run 1:
// top
module top (
  input  logic        clk,
  input  logic        rst_n,
  input  logic [15:0] setpoint,
  input  logic [15:0] feedback,
  input  logic [15:0] Kp,
  input  logic [15:0] Ki,
  input  logic [15:0] Kd,
  input  logic [15:0] clk_prescaler,
  output logic [15:0] control_signal
);
make LEC_CHECK=0 ABC_AREA=1 CAP_MARGIN=20 CORE_MARGIN=2 CORE_UTILIZATION=72 CTS_CLUSTER_DIAMETER=375 CTS_CLUSTER_SIZE=99 PLACE_DENSITY=0.8 SLEW_MARGIN=20 finish   # period 3.57 ns
run.sh (not shown) runs the stock make flow with config.mk's settings and CLKGATE_MAP_FILE=.
Run 1 did not finish; a tool error ended it in clock tree synthesis.
--- input diff run 1..run 2 ---
- a deleted PLACE_DENSITY that had been 0.8
- a deleted CTS_CLUSTER_DIAMETER that had been 375
- a deleted ABC_AREA that had been 1
- a change of CORE_UTILIZATION from 72 to 40
- a deleted CTS_CLUSTER_SIZE that had been 99
- a change of the clock period (ns, I/O delays scaled along) from 3.57 to 8.22
--- outcome ---
- Run 2 had finished all stages when the layout checks came back failing, citing negative setup slack.
- Run 1 did not run to completion, as it errored out during clock tree synthesis.
- Diff run 1 -> run 2: die size moved up; part of the Yosys area used for sequential elements saw an increase; post-synthesis cell type count shows an increase of 11%.
- Compared with run 1, in run 2 synthesized chip area reported by yosys saw a decrease; placement row count saw an increase.
diff inputs: run 2 => run 3
- CAP_MARGIN now 10, was 20
- CTS_CLUSTER_SIZE now 82, previously not set
- the clock period (ns, I/O delays scaled along) now 13.6, was 8.22
==> results <==
- Run 3 finished end to end and its layout was clean on timing, DRC and antenna.
- Run comparison: run 2 highest metal layer with signal wires met4; run 3 highest metal layer with signal wires met5
- The share of final layout cell area taken by clock buffers and inverters on run 2 is in line with that on run 3.
- Of run 2 and run 3, the run reporting the lower final layout net count was run 3.
- Going from run 2 to run 3, worst setup slack went up, routed wire length lost about 7%, cell area decreased 2300 um^2.
- Global-route wire length before repair: run 3 vs run 2 down 5.8%
- Run 3 vs run 2 — sequential share of layout area rose 0.90 points.
Relative to run 3, the following input files were edited for run 4:
- setting CELL_PAD_IN_SITES_DETAIL_PLACEMENT to 2 for the first time
- setting GPL_ROUTABILITY_DRIVEN to 0 for the first time
- changing CORE_UTILIZATION from 40 to 48
- changing CORE_MARGIN from 2 to 7
- setting GPL_TIMING_DRIVEN to 0 for the first time
- setting MIN_ROUTING_LAYER to met2 for the first time
- setting CORE_ASPECT_RATIO to 0.73 for the first time
- setting ABC_AREA to 0 for the first time
- setting MAX_ROUTING_LAYER to met4 for the first time
### Flow results
Run 3 was carried through to the last stage, and its layout satisfied the timing, DRC and antenna checks.
Run 4: it failed with a tool error in clock tree synthesis, so there are no final results.
Tally of buffers added on design ports ends up lower on run 4.
Relative to run 3, width of the die has increased by 11% in run 4.
Die area, run 4 vs run 3: down by a little under 10%
NOTE total placed instance area run 3->run 4 decreased slightly
Run 4 against run 3: pre-placement core utilization increased 8.5 points, worst setup slack before clock tree synthesis went down by 2250 ps, floorplan core area fell by 7200 um^2.

---

== run A ==
top again, from the RTL that the note above started with.
make LEC_CHECK=0 CAP_MARGIN=0 CORE_MARGIN=2 CORE_UTILIZATION=72 CTS_CLUSTER_DIAMETER=36 CTS_CLUSTER_SIZE=88 MAX_ROUTING_LAYER=met4 PLACE_DENSITY_LB_ADDON=0.03 SETUP_SLACK_MARGIN=1.36 SLEW_MARGIN=20 TNS_END_PERCENT=5 finish   # period 10.2 ns
No crash in run A: every stage finished, but the layout fails its final checks due to setup timing.
Here is what was changed in the inputs of run B compared with run A.
Settings: a deleted CTS_CLUSTER_DIAMETER that had been 36; a change of SETUP_SLACK_MARGIN from 1.36 to 2.3; a deleted CTS_CLUSTER_SIZE that had been 88; a deleted MAX_ROUTING_LAYER that had been met4; a change of CAP_MARGIN from 0 to 20; a change of the clock period (ns, I/O delays scaled along) from 10.2 to 7.74.
[summary]
None of the runs run A and run B ends with a clean layout.
Run A completed end to end; final checks failed (setup timing).
Starting DRC count in detailed routing up 217 in run B wrt run A
[compare] base=run A new=run B: number of nets in the layout grew by about 2.7%.
> inputs changed (run B -> run C)
Settings: a change of CORE_UTILIZATION from 72 to 59; a deleted TNS_END_PERCENT that had been 5; a deleted PLACE_DENSITY_LB_ADDON that had been 0.03; a change of the clock period (ns, I/O delays scaled along) from 7.74 to 9.09.
--- outcome ---
Between run B and run C, largest fanout on the critical path is higher for run B, run C comes in under that. Run C vs run B, final cell area excluding filler cells went up by about 4%. Ran to the end and failed final checks on setup timing: run C. Compared run B against run C; multiplexer share of the synthesized area within noise. In the tables for run B and run C, total length of routed wires reads higher with run B. Setup slack after layout ended up 1.54 ns higher on run C than on run B.
The following lists how run D was set up differently from run C:
Settings: CORE_UTILIZATION: 59 -> 13; SETUP_SLACK_MARGIN: 2.3 -> unset; the clock period (ns, I/O delays scaled along): 9.09 -> 13.6.
### Flow results
Run D | status: complete | timing, DRC, antenna: pass. Run C → run D: final worst-path setup slack now larger, sequential share of cell area rose 0.32 points. Run D reports a lower global-route met2 utilization than run C does. What run C reported for count of placed standard cells in the final layout, fillers left out has to be multiplied by 1.5 to get the figure for run D. Run D vs run C, data required time of the worst path went up by 4.53 ns. For run C, the launching element of the worst setup path was setpoint[0], unlike run D, where it was feedback[0].
For run E, these inputs were changed with respect to run D:
Settings: swapping 13 for 40 in CORE_UTILIZATION; swapping 13.6 for 12.5 in the clock period (ns, I/O delays scaled along).
## What came out
Each of the runs, namely run E and run D, reached the end of the flow and came out clean.
Relative to run D, the worst hold margin of run E is lower by 0.0061 ns.
From run E to run D, number of clock buffer instances in the layout did not move at all.
Compared to run D, the routing of run E uses less wire.
In run E, worst slew margin relative to its limit is lower than in run D.
Diff run E and run D: buffer-and-inverter tally for the worst setup path higher in run D
Post-layout instance count excluding filler cells ends up lower on run E.
Going from run D to run E, peak fanout along the critical path picked up an extra 1.

---

== job 501 ==
Starting RTL as in the previous note.
clock: 6.88 ns
lec_check: 0
cap_margin: 20
core_margin: 2
core_utilization: 72
cts_cluster_size: 83
place_density_lb_addon: 0.04
setup_slack_margin: 2.0
slew_margin: 20
tns_end_percent: 5
In job 501 the implementation completed, yet the final layout does not meet the checks, the culprit being negative setup slack.
For job 7861, these inputs were changed with respect to job 501:
Settings: PLACE_DENSITY_LB_ADDON no longer set, was 0.04; SETUP_SLACK_MARGIN no longer set, was 2.0; CTS_CLUSTER_SIZE no longer set, was 83; CORE_UTILIZATION now 59, was 72; TNS_END_PERCENT no longer set, was 5; the clock period (ns, I/O delays scaled along) now 12.2, was 6.88.
## What came out
- Job 7861 | status: complete | timing, DRC, antenna: pass
- Total core area of job 7861 exceeds that of job 501 by more than 10%.
- Side by side, global-route usage turned out lower in job 7861 than in job 501.
- From job 501 to job 7861 the numbers moved as follows: clock-cell share of area level.
- Diff job 501 -> job 7861 | routed wire length | decrease of about 19%
- Compared with job 501, last weighted congestion value of the routability-driven placer in job 7861 decreased by a little under 10%.
- Job 7861 and job 501 ended up with roughly the same number of sequential cells in the layout.
Setup changes, job 7861 to job 3546
Settings: CORE_UTILIZATION: 59 -> 72; PLACE_DENSITY_LB_ADDON: unset -> 0.25; SETUP_SLACK_MARGIN: unset -> 2.3; the clock period (ns, I/O delays scaled along): 12.2 -> 12.6.
Job 3546 was carried through to the last stage, and its layout satisfied the timing, DRC and antenna checks. Job 3546 vs job 7861: data required time at the worst endpoint up. Job 3546 — horizontal die dimension 16 um lower, job 7861 as reference. Job 7861 → job 3546: combinational share of cell area saw an increase; design area saw an increase. When job 3546 is measured against job 7861, its global router's overall resource usage turns out 8.7 points higher. Summary: with job 7861 as the reference, cell count in job 3546 moved down by a few percent. Wire length on met1 ended up about 2.6% lower on job 3546 than on job 7861. Non-clock buffer instance count of the final layout delta for job 3546 relative to job 7861: about 12% lower.

---

top again, from the RTL that the note above started with.
Settings: LEC_CHECK=0, ABC_AREA=0, CAP_MARGIN=35, CELL_PAD_IN_SITES_DETAIL_PLACEMENT=0, CELL_PAD_IN_SITES_GLOBAL_PLACEMENT=1, CORE_MARGIN=8, CORE_UTILIZATION=53, CTS_CLUSTER_DIAMETER=230, CTS_CLUSTER_SIZE=52, GPL_ROUTABILITY_DRIVEN=1, GPL_TIMING_DRIVEN=0, HOLD_SLACK_MARGIN=0.11, MIN_ROUTING_LAYER=met1, PLACE_DENSITY=0.48, SETUP_SLACK_MARGIN=3.22, SLEW_MARGIN=30; clock period 16.2 ns.
Rerun with:
Settings changed: ABC_AREA 0 to unset, CAP_MARGIN 35 to 20, CELL_PAD_IN_SITES_DETAIL_PLACEMENT 0 to unset, CELL_PAD_IN_SITES_GLOBAL_PLACEMENT 1 to unset, CORE_MARGIN 8 to 2, CORE_UTILIZATION 53 to 65, CTS_CLUSTER_DIAMETER 230 to unset, CTS_CLUSTER_SIZE 52 to unset, GPL_ROUTABILITY_DRIVEN 1 to unset, GPL_TIMING_DRIVEN 0 to unset, HOLD_SLACK_MARGIN 0.11 to unset, MIN_ROUTING_LAYER met1 to unset, PLACE_DENSITY 0.48 to unset, SETUP_SLACK_MARGIN 3.22 to unset, SLEW_MARGIN 30 to 20, TNS_END_PERCENT set to 5.
Clock period 16.2 ns to 9.91 ns, I/O delays scaled along.
This time the run finished with negative setup slack left. Via count is higher by 2.3%. Area after synthesis is unchanged. Routed wire length goes down by 13%. Sequential cell count is unchanged. Setup slack loses 4400 ps. Core utilization is higher by 15 points.
Rerun with:
Settings changed: ABC_AREA set to 1, CTS_CLUSTER_DIAMETER set to 375, CTS_CLUSTER_SIZE set to 100, TNS_END_PERCENT 5 to 10.
Clock period 9.91 ns to 7.44 ns, I/O delays scaled along.
The new run finished with negative setup slack left.
Cell area climbs by 11%.
Core utilization climbs by 5.1 points.
Final cell count climbs by 30%.
Rerun with:
Settings changed: ABC_AREA 1 to unset, CORE_UTILIZATION 65 to 40, CTS_CLUSTER_DIAMETER 375 to unset, CTS_CLUSTER_SIZE 100 to unset, TNS_END_PERCENT 10 to unset.
Clock period 7.44 ns to 12.2 ns, I/O delays scaled along.
- The new run went through all stages and came out clean
- first-iteration DRC count falls by well over a third
- sequential share of layout area grows by 1.0 points
- via count goes down by a quarter to a third
- routed wire length shrinks by a quarter to a third
- global-route usage went down by 19 points
- flip-flop count is unchanged
- cell count decreases by about a fifth
- non-clock buffer count came out lower by 188
- register-to-register slack gets better by 3700 ps
- setup slack is better by 2300 ps
